==> v37 <==
Design top, start of the top module:
module top(input clk, rst_raw, up, left, right, down, 
           input [15:0]switches, output dp,a,b,c,d,e,f,g, output [3:0]anode,
           output load_done, output reg fsm_done);
    wire [7:0] A, B;     
    wire [3:0] init_ram_addr, fsm_ram_addr, ram_addr;    
    wire [1:0] rf_w_addr;
    wire rf_w_en;
    wire ram_w_en, init_ram_w_en, fsm_ram_w_en;    
    wire [1:0] reg_r_addr1, reg_r_addr2, reg_r_addr3, reg_r_addr4;
    wire [7:0] init_w_ram_data, fsm_w_ram_data, 
               w_ram_data, r_ram_data;   
    wire acc_en, acc_clear;
    wire done;
    wire [3:0] pp0, pp1;  
    wire [1:0] A1, A2, B1, B2;   
    wire [4:0] acc;  
    wire [4:0] C11, C12, C21, C22;   
    wire up_clean, left_clean, rst, right_clean, down_clean;    
    reg load_en;
    reg load_button;     
    reg start_button;    
    reg C11_button, C12_button, C21_button, C22_button;  
    reg display;     
    debouncer udb(.clk(clk), .raw(up), .clean(up_clean)); 
    debouncer ldb(.clk(clk), .raw(left), .clean(left_clean)); 
    debouncer cdb(.clk(clk), .raw(rst_raw), .clean(rst));  
    debouncer rdb(.clk(clk), .raw(right), .clean(right_clean)); 
    debouncer ddb(.clk(clk), .raw(down), .clean(down_clean)); 
    load_RAM init(.clk(clk), 
                  .rst(rst), 
                  .en(load_en), 
                  .button(load_button), 
                  .matrices(switches), 
                  .write_en(init_ram_w_en), 
                  .done(load_done), 
                  .ram_addr(init_ram_addr),
                  .w_ram_data(init_w_ram_data));   
    controller fsm(.clk(clk),
                   .rst(rst),
                   .start(start_button),
                   .acc(acc),
                   .ram_addr(fsm_ram_addr),
                   .rf_w_addr(rf_w_addr),
                   .ram_w_en(fsm_ram_w_en), 
                   .rf_w_en(rf_w_en), 
                   .w_ram_data(fsm_w_ram_data), 
                   .reg_r_addr1(reg_r_addr1), 
                   .reg_r_addr2(reg_r_addr2), 
                   .reg_r_addr3(reg_r_addr3), 
                   .reg_r_addr4(reg_r_addr4),
                   .acc_en(acc_en),
                   .acc_clear(acc_clear),
                   .done(done),
                   .C11(C11), 
  ...
==> flow/config.mk <==
export PLATFORM = sky130hd
export DESIGN_NAME = top
export DESIGN_NICKNAME = top
export VERILOG_FILES = /design/flow/design.v
export SDC_FILE = /design/flow/constraint.sdc
export NUM_CORES = 4
export LEC_CHECK = 0
export ABC_AREA = 1
export CAP_MARGIN = 20
export CORE_MARGIN = 2
export CORE_UTILIZATION = 72
export CTS_CLUSTER_DIAMETER = 396
export CTS_CLUSTER_SIZE = 21
export HOLD_SLACK_MARGIN = 0.29
export PLACE_DENSITY_LB_ADDON = 0.16
export SETUP_SLACK_MARGIN = 0.37
export SLEW_MARGIN = 20
==> flow/constraint.sdc <==
create_clock -name core_clock -period 2.43 [get_ports {clk}]
set_input_delay 0.4860 -clock core_clock [delete_from_list [all_inputs] [get_ports {clk}]]
set_output_delay 0.4860 -clock core_clock [all_outputs]
set_load 0.01 [all_outputs]
run.sh (not shown) runs the stock make flow with config.mk's settings and CLKGATE_MAP_FILE=.
==> v22 (differences from v37) <==
==> flow/config.mk (replaced) <==
export PLATFORM = sky130hd
export DESIGN_NAME = top
export DESIGN_NICKNAME = top
export VERILOG_FILES = /design/flow/design.v
export SDC_FILE = /design/flow/constraint.sdc
export NUM_CORES = 4
export LEC_CHECK = 0
export ABC_AREA = 1
export CAP_MARGIN = 20
export CORE_MARGIN = 2
export CORE_UTILIZATION = 72
export CTS_CLUSTER_DIAMETER = 311
export CTS_CLUSTER_SIZE = 100
export PLACE_DENSITY_LB_ADDON = 0.0
export SETUP_SLACK_MARGIN = 0.41
export SLEW_MARGIN = 20
==> flow/constraint.sdc (replaced) <==
create_clock -name core_clock -period 1.94 [get_ports {clk}]
set_input_delay 0.3880 -clock core_clock [delete_from_list [all_inputs] [get_ports {clk}]]
set_output_delay 0.3880 -clock core_clock [all_outputs]
set_load 0.01 [all_outputs]
==> v20 (differences from v37) <==
--- a/flow/config.mk
+++ b/flow/config.mk
@@ -9,9 +9,11 @@
 export CAP_MARGIN = 20
 export CORE_MARGIN = 2
 export CORE_UTILIZATION = 72
-export CTS_CLUSTER_DIAMETER = 396
-export CTS_CLUSTER_SIZE = 21
+export CTS_CLUSTER_DIAMETER = 224
+export CTS_CLUSTER_SIZE = 14
+export GPL_ROUTABILITY_DRIVEN = 0
 export HOLD_SLACK_MARGIN = 0.29
+export MIN_ROUTING_LAYER = met1
 export PLACE_DENSITY_LB_ADDON = 0.16
-export SETUP_SLACK_MARGIN = 0.37
-export SLEW_MARGIN = 20
+export SETUP_SLACK_MARGIN = 0.62
+export SLEW_MARGIN = 40
==> flow/constraint.sdc (replaced) <==
create_clock -name core_clock -period 2.39 [get_ports {clk}]
set_input_delay 0.4780 -clock core_clock [delete_from_list [all_inputs] [get_ports {clk}]]
set_output_delay 0.4780 -clock core_clock [all_outputs]
set_load 0.01 [all_outputs]
==> results <==
In die size, v20 and v22 do not differ. In synthesized cell count, v22 and v37 do not differ. v22 did not get past clock tree synthesis. v37 ran to the end with no violations. v20 ended with an error in global routing. Synthesized area is the same in v37 and v20.


==> run a <==
top again, from the RTL that the note above started with.
==> flow/config.mk <==
export PLATFORM = sky130hd
export DESIGN_NAME = top
export DESIGN_NICKNAME = top
export VERILOG_FILES = /design/flow/design.v
export SDC_FILE = /design/flow/constraint.sdc
export NUM_CORES = 4
export LEC_CHECK = 0
export ABC_AREA = 1
export CAP_MARGIN = 20
export CORE_ASPECT_RATIO = 0.69
export CORE_MARGIN = 2
export CORE_UTILIZATION = 72
export CTS_CLUSTER_DIAMETER = 400
export CTS_CLUSTER_SIZE = 100
export PLACE_DENSITY_LB_ADDON = 0.0
export SETUP_SLACK_MARGIN = 0.57
export SLEW_MARGIN = 20
export TNS_END_PERCENT = 15
==> flow/constraint.sdc <==
create_clock -name core_clock -period 1.94 [get_ports {clk}]
set_input_delay 0.3880 -clock core_clock [delete_from_list [all_inputs] [get_ports {clk}]]
set_output_delay 0.3880 -clock core_clock [all_outputs]
set_load 0.01 [all_outputs]
==> run b: changes against run a <==
==> flow/config.mk (replaced) <==
export PLATFORM = sky130hd
export DESIGN_NAME = top
export DESIGN_NICKNAME = top
export VERILOG_FILES = /design/flow/design.v
export SDC_FILE = /design/flow/constraint.sdc
export NUM_CORES = 4
export LEC_CHECK = 0
export ABC_AREA = 1
export CAP_MARGIN = 0
export CORE_MARGIN = 2
export CORE_UTILIZATION = 72
export CTS_CLUSTER_DIAMETER = 372
export CTS_CLUSTER_SIZE = 10
export PLACE_DENSITY_LB_ADDON = 0.01
export SETUP_SLACK_MARGIN = 0.33
export SLEW_MARGIN = 20
==> flow/constraint.sdc (replaced) <==
create_clock -name core_clock -period 2.43 [get_ports {clk}]
set_input_delay 0.4860 -clock core_clock [delete_from_list [all_inputs] [get_ports {clk}]]
set_output_delay 0.4860 -clock core_clock [all_outputs]
set_load 0.01 [all_outputs]
==> run c: changes against run a <==
==> flow/config.mk (replaced) <==
export PLATFORM = sky130hd
export DESIGN_NAME = top
export DESIGN_NICKNAME = top
export VERILOG_FILES = /design/flow/design.v
export SDC_FILE = /design/flow/constraint.sdc
export NUM_CORES = 4
export LEC_CHECK = 0
export CAP_MARGIN = 20
export CORE_MARGIN = 2
export CORE_UTILIZATION = 64
export SLEW_MARGIN = 20
==> flow/constraint.sdc (replaced) <==
create_clock -name core_clock -period 4.45 [get_ports {clk}]
set_input_delay 0.8900 -clock core_clock [delete_from_list [all_inputs] [get_ports {clk}]]
set_output_delay 0.8900 -clock core_clock [all_outputs]
set_load 0.01 [all_outputs]
==> run d: changes against run a <==
==> flow/config.mk (replaced) <==
export PLATFORM = sky130hd
export DESIGN_NAME = top
export DESIGN_NICKNAME = top
export VERILOG_FILES = /design/flow/design.v
export SDC_FILE = /design/flow/constraint.sdc
export NUM_CORES = 4
export LEC_CHECK = 0
export CAP_MARGIN = 20
export CORE_MARGIN = 2
export CORE_UTILIZATION = 70
export CTS_CLUSTER_DIAMETER = 374
export CTS_CLUSTER_SIZE = 13
export SETUP_SLACK_MARGIN = -0.66
export SLEW_MARGIN = 20
==> flow/constraint.sdc (replaced) <==
create_clock -name core_clock -period 6.44 [get_ports {clk}]
set_input_delay 1.2880 -clock core_clock [delete_from_list [all_inputs] [get_ports {clk}]]
set_output_delay 1.2880 -clock core_clock [all_outputs]
set_load 0.01 [all_outputs]
==> comparison <==
The highest wire length belongs to run b, the lowest to run d.
Between run c and run d, the lower final area is in run d (gap about 2.2%, measured against run d).
Run d finished with timing, DRC and antenna clean. Run c went through all stages and came out clean. Run b passed the timing, DRC and antenna checks. Run a did not get past clock tree synthesis (4_1_cts), error DPL-0033.
First-iteration DRC count, lowest first: run d, run c, run b.
Between run b and run c, the lower power is in run c (gap about 100%, measured against run c).
Setup slack: run d > run c > run b.
The lowest via count belongs to run c, the highest to run b.


==> inputs of 11-27 <==
top again, from the RTL that the note above started with.
==> flow/config.mk <==
export PLATFORM = sky130hd
export DESIGN_NAME = top
export DESIGN_NICKNAME = top
export VERILOG_FILES = /design/flow/design.v
export SDC_FILE = /design/flow/constraint.sdc
export NUM_CORES = 4
export LEC_CHECK = 0
export ABC_AREA = 1
export CAP_MARGIN = 35
export CELL_PAD_IN_SITES_DETAIL_PLACEMENT = 2
export CELL_PAD_IN_SITES_GLOBAL_PLACEMENT = 1
export CORE_ASPECT_RATIO = 1.5
export CORE_MARGIN = 4
export CORE_UTILIZATION = 40
export CTS_CLUSTER_SIZE = 33
export GPL_ROUTABILITY_DRIVEN = 1
export GPL_TIMING_DRIVEN = 0
export MIN_ROUTING_LAYER = met2
export PLACE_DENSITY_LB_ADDON = 0.04
export SLEW_MARGIN = 20
==> flow/constraint.sdc <==
create_clock -name core_clock -period 3.21 [get_ports {clk}]
set_input_delay 0.6420 -clock core_clock [delete_from_list [all_inputs] [get_ports {clk}]]
set_output_delay 0.6420 -clock core_clock [all_outputs]
set_load 0.01 [all_outputs]
==> inputs of 07-06, as changes to 11-27 <==
ABC_AREA = unset   (was 1)
CAP_MARGIN = 20   (was 35)
CELL_PAD_IN_SITES_DETAIL_PLACEMENT = unset   (was 2)
CELL_PAD_IN_SITES_GLOBAL_PLACEMENT = unset   (was 1)
CORE_ASPECT_RATIO = unset   (was 1.5)
CORE_MARGIN = 2   (was 4)
CTS_CLUSTER_SIZE = unset   (was 33)
GPL_ROUTABILITY_DRIVEN = unset   (was 1)
GPL_TIMING_DRIVEN = unset   (was 0)
MIN_ROUTING_LAYER = unset   (was met2)
PLACE_DENSITY_LB_ADDON = unset   (was 0.04)
==> flow/constraint.sdc (replaced) <==
create_clock -name core_clock -period 4.46 [get_ports {clk}]
set_input_delay 0.8920 -clock core_clock [delete_from_list [all_inputs] [get_ports {clk}]]
set_output_delay 0.8920 -clock core_clock [all_outputs]
set_load 0.01 [all_outputs]
==> comparison <==
07-06 produced a clean layout. 11-27 passed the timing, DRC and antenna checks. In 07-06 the die area is lower than in 11-27, by about 2.5%. Via count: 11-27 is larger than 07-06 (about 60%). Clock-buffer cell count: 11-27 is higher than 07-06 (3). In first-iteration DRC count, 11-27 is at 2.8 times the value of 07-06. Wire length: 07-06 is smaller than 11-27 (about 33%). Between 11-27 and 07-06, the lower sequential share of layout area is in 07-06 (gap 0.30 points).


==> juniper: inputs <==
top again, from the RTL that the note above started with.
// top
module top(input clk, rst_raw, up, left, right, down, 
           input [15:0]switches, output dp,a,b,c,d,e,f,g, output [3:0]anode,
           output load_done, output reg fsm_done);
clock: 2.36 ns
lec_check: 0
abc_area: 1
cap_margin: 20
core_margin: 2
core_utilization: 72
cts_cluster_diameter: 224
cts_cluster_size: 14
gpl_routability_driven: 0
min_routing_layer: met1
place_density_lb_addon: 0.16
setup_slack_margin: 0.3
slew_margin: 40
==> onyx (differences from juniper) <==
Settings changed: ABC_AREA 1 to not set, CTS_CLUSTER_DIAMETER 224 to not set, CTS_CLUSTER_SIZE 14 to 21, GPL_ROUTABILITY_DRIVEN 0 to not set, MIN_ROUTING_LAYER met1 to not set, PLACE_DENSITY_LB_ADDON 0.16 to not set, SETUP_SLACK_MARGIN 0.3 to not set, SLEW_MARGIN 40 to 20.
==> flow/constraint.sdc (replaced) <==
create_clock -name core_clock -period 2.43 [get_ports {clk}]
set_input_delay 0.4860 -clock core_clock [delete_from_list [all_inputs] [get_ports {clk}]]
set_output_delay 0.4860 -clock core_clock [all_outputs]
set_load 0.01 [all_outputs]
==> willow (differences from juniper) <==
Settings changed: ABC_AREA 1 to not set, CAP_MARGIN 20 to 40, CORE_UTILIZATION 72 to 71, CTS_CLUSTER_DIAMETER 224 to not set, CTS_CLUSTER_SIZE 14 to 19, GPL_ROUTABILITY_DRIVEN 0 to not set, MIN_ROUTING_LAYER met1 to not set, PLACE_DENSITY_LB_ADDON 0.16 to not set, SETUP_SLACK_MARGIN 0.3 to not set, SLEW_MARGIN 40 to 20.
==> flow_metrics.py <==
# Auto-generated metrics
metrics = {
    "route": {
        "drt_iter0_markers": 892,
    },
    "floorplan": {
        "n_tap_cell": 211,
        "die_area_um2": 16790,
    },
    "hold_path": {
        "hold_start": "fsm.PS[6]",
        "hold-path-cell-count": 2,
    },
    "status": {
        "outcome": "no timing/DRC/antenna violations",
    },
}
-- figures above: juniper

==> flow_metrics.py <==
# Auto-generated metrics
metrics = {
    "setup_path": {
        "cp.depth": 9,
    },
    "floorplan": {
        "die_area_um2": 17160,
        "n_tap_cell": 216,
    },
    "route": {
        "drt_iter0_markers": 773,
    },
    "hold_path": {
        "hold_start": "seg.ctrl.PS[0]",
    },
    "status": {
        "check.faults": "setup timing",
        "outcome": "failed layout checks",
    },
    "final_timing": {
        "setup_slack_ns": -0.01876,
        "setup_viol": 1,
    },
    "power_and_ir_drop": {
        "switching_share_pct": 38.69,
    },
    "placement": {
        "hpwl_um": 17460,
    },
}
-- figures above: onyx

==> flow_metrics.py <==
# Auto-generated metrics
metrics = {
    "route": {
        "drt_iter0_markers": 678,
        "antenna_left": 0,
    },
    "synth": {
        "synthArstFlopShare_pct": 0,
        "synth_top_cell_by_count": "nor2_1",
        "syn_area_um2": 11610,
    },
    "hold_path": {
        "hold_start": "seg.ctrl.PS[0]",
        "hold-path-cell-count": 1,
    },
    "floorplan": {
        "die_area_um2": 17390,
    },
    "status": {
        "outcome": "no timing/DRC/antenna violations",
    },
}
-- figures above: willow



==> trial 52 <==
top again, from the RTL that the note above started with.
clock: 7.52 ns
lec_check: 0
abc_area: 1
cap_margin: 25
core_aspect_ratio: 1.42
core_margin: 2
core_utilization: 50
cts_cluster_diameter: 221
gpl_routability_driven: 0
hold_slack_margin: 0.15
max_routing_layer: met4
min_routing_layer: met2
place_density_lb_addon: 0.16
setup_slack_margin: 1.44
slew_margin: 40
==> inputs of build 74, as changes to trial 52 <==
==> flow/config.mk (replaced) <==
export PLATFORM = sky130hd
export DESIGN_NAME = top
export DESIGN_NICKNAME = top
export VERILOG_FILES = /design/flow/design.v
export SDC_FILE = /design/flow/constraint.sdc
export NUM_CORES = 4
export LEC_CHECK = 0
export ABC_AREA = 1
export CAP_MARGIN = 25
export CELL_PAD_IN_SITES_DETAIL_PLACEMENT = 1
export CORE_ASPECT_RATIO = 1.42
export CORE_MARGIN = 5
export CORE_UTILIZATION = 51
export CTS_CLUSTER_DIAMETER = 221
export GPL_ROUTABILITY_DRIVEN = 0
export GPL_TIMING_DRIVEN = 1
export MAX_ROUTING_LAYER = met4
export MIN_ROUTING_LAYER = met2
export PLACE_DENSITY_LB_ADDON = 0.16
export SETUP_SLACK_MARGIN = 1.49
export SLEW_MARGIN = 30
==> inputs of trial 56, as changes to trial 52 <==
==> flow/config.mk (replaced) <==
export PLATFORM = sky130hd
export DESIGN_NAME = top
export DESIGN_NICKNAME = top
export VERILOG_FILES = /design/flow/design.v
export SDC_FILE = /design/flow/constraint.sdc
export NUM_CORES = 4
export LEC_CHECK = 0
export CAP_MARGIN = 20
export CORE_MARGIN = 2
export CORE_UTILIZATION = 72
export CTS_CLUSTER_DIAMETER = 224
export CTS_CLUSTER_SIZE = 14
export GPL_ROUTABILITY_DRIVEN = 0
export MIN_ROUTING_LAYER = met1
export PLACE_DENSITY_LB_ADDON = 0.16
export SLEW_MARGIN = 40
==> flow/constraint.sdc (replaced) <==
create_clock -name core_clock -period 3.05 [get_ports {clk}]
set_input_delay 0.6100 -clock core_clock [delete_from_list [all_inputs] [get_ports {clk}]]
set_output_delay 0.6100 -clock core_clock [all_outputs]
set_load 0.01 [all_outputs]
==> inputs of build 45, as changes to trial 52 <==
--- a/flow/config.mk
+++ b/flow/config.mk
@@ -9,12 +9,12 @@
 export CAP_MARGIN = 25
 export CORE_ASPECT_RATIO = 1.42
-export CORE_MARGIN = 2
+export CORE_MARGIN = 5
 export CORE_UTILIZATION = 50
 export CTS_CLUSTER_DIAMETER = 221
 export GPL_ROUTABILITY_DRIVEN = 0
-export HOLD_SLACK_MARGIN = 0.15
+export GPL_TIMING_DRIVEN = 0
 export MAX_ROUTING_LAYER = met4
 export MIN_ROUTING_LAYER = met2
 export PLACE_DENSITY_LB_ADDON = 0.16
 export SETUP_SLACK_MARGIN = 1.44
-export SLEW_MARGIN = 40
+export SLEW_MARGIN = 30
==> comparison table <==
Crit path to: trial 56 udb.counter[7]; build 45 cdb.counter[7]; trial 52 rdb.counter[7]; build 74 cdb.counter[7]
Worst slack on hold paths: trial 56 0.4663 ns; build 45 0.4228 ns; trial 52 0.4194 ns; build 74 0.4331 ns
Area occupied by registers: trial 56 0.005449 mm^2; build 45 0.005445 mm^2; trial 52 0.005446 mm^2; build 74 0.005446 mm^2
DP Area: trial 56 0.01224 mm^2; build 45 0.01207 mm^2; trial 52 0.01196 mm^2; build 74 0.01196 mm^2
Drt first-iter violations: trial 56 865; build 45 2120; trial 52 2212; build 74 2206
Net switching component of the power: trial 56 5561 uW; build 45 2478 uW; trial 52 2471 uW; build 74 2609 uW
Combinational fraction of the cell area: trial 56 0.4475; build 45 0.4106; trial 52 0.4103; build 74 0.4144
Result of the run: trial 56 finished clean; build 45 complete, but fails checks; trial 52 finished clean; build 74 finished clean
Layout check failures: trial 56 -; build 45 design-rule violations; trial 52 -; build 74 -
Fill count: trial 56 976; build 45 2090; trial 52 2118; build 74 2675
Switch share: trial 56 0.3920; build 45 0.4154; trial 52 0.4097; build 74 0.4317
Synth top cell by count: trial 56 nor2_1; build 45 nand2_1; trial 52 nand2_1; build 74 nand2_1
Global-route wire length before repair: trial 56 39450 um; build 45 41050 um; trial 52 39320 um; build 74 47440 um
WHS Endpoint: trial 56 fsm.PS[0]; build 45 fsm.PS[3]; trial 52 fsm.PS[10]; build 74 fsm.PS[3]
Gate power share: trial 56 0.428; build 45 0.434; trial 52 0.416; build 74 0.437
Power is estimated from default activity; no workload was simulated.
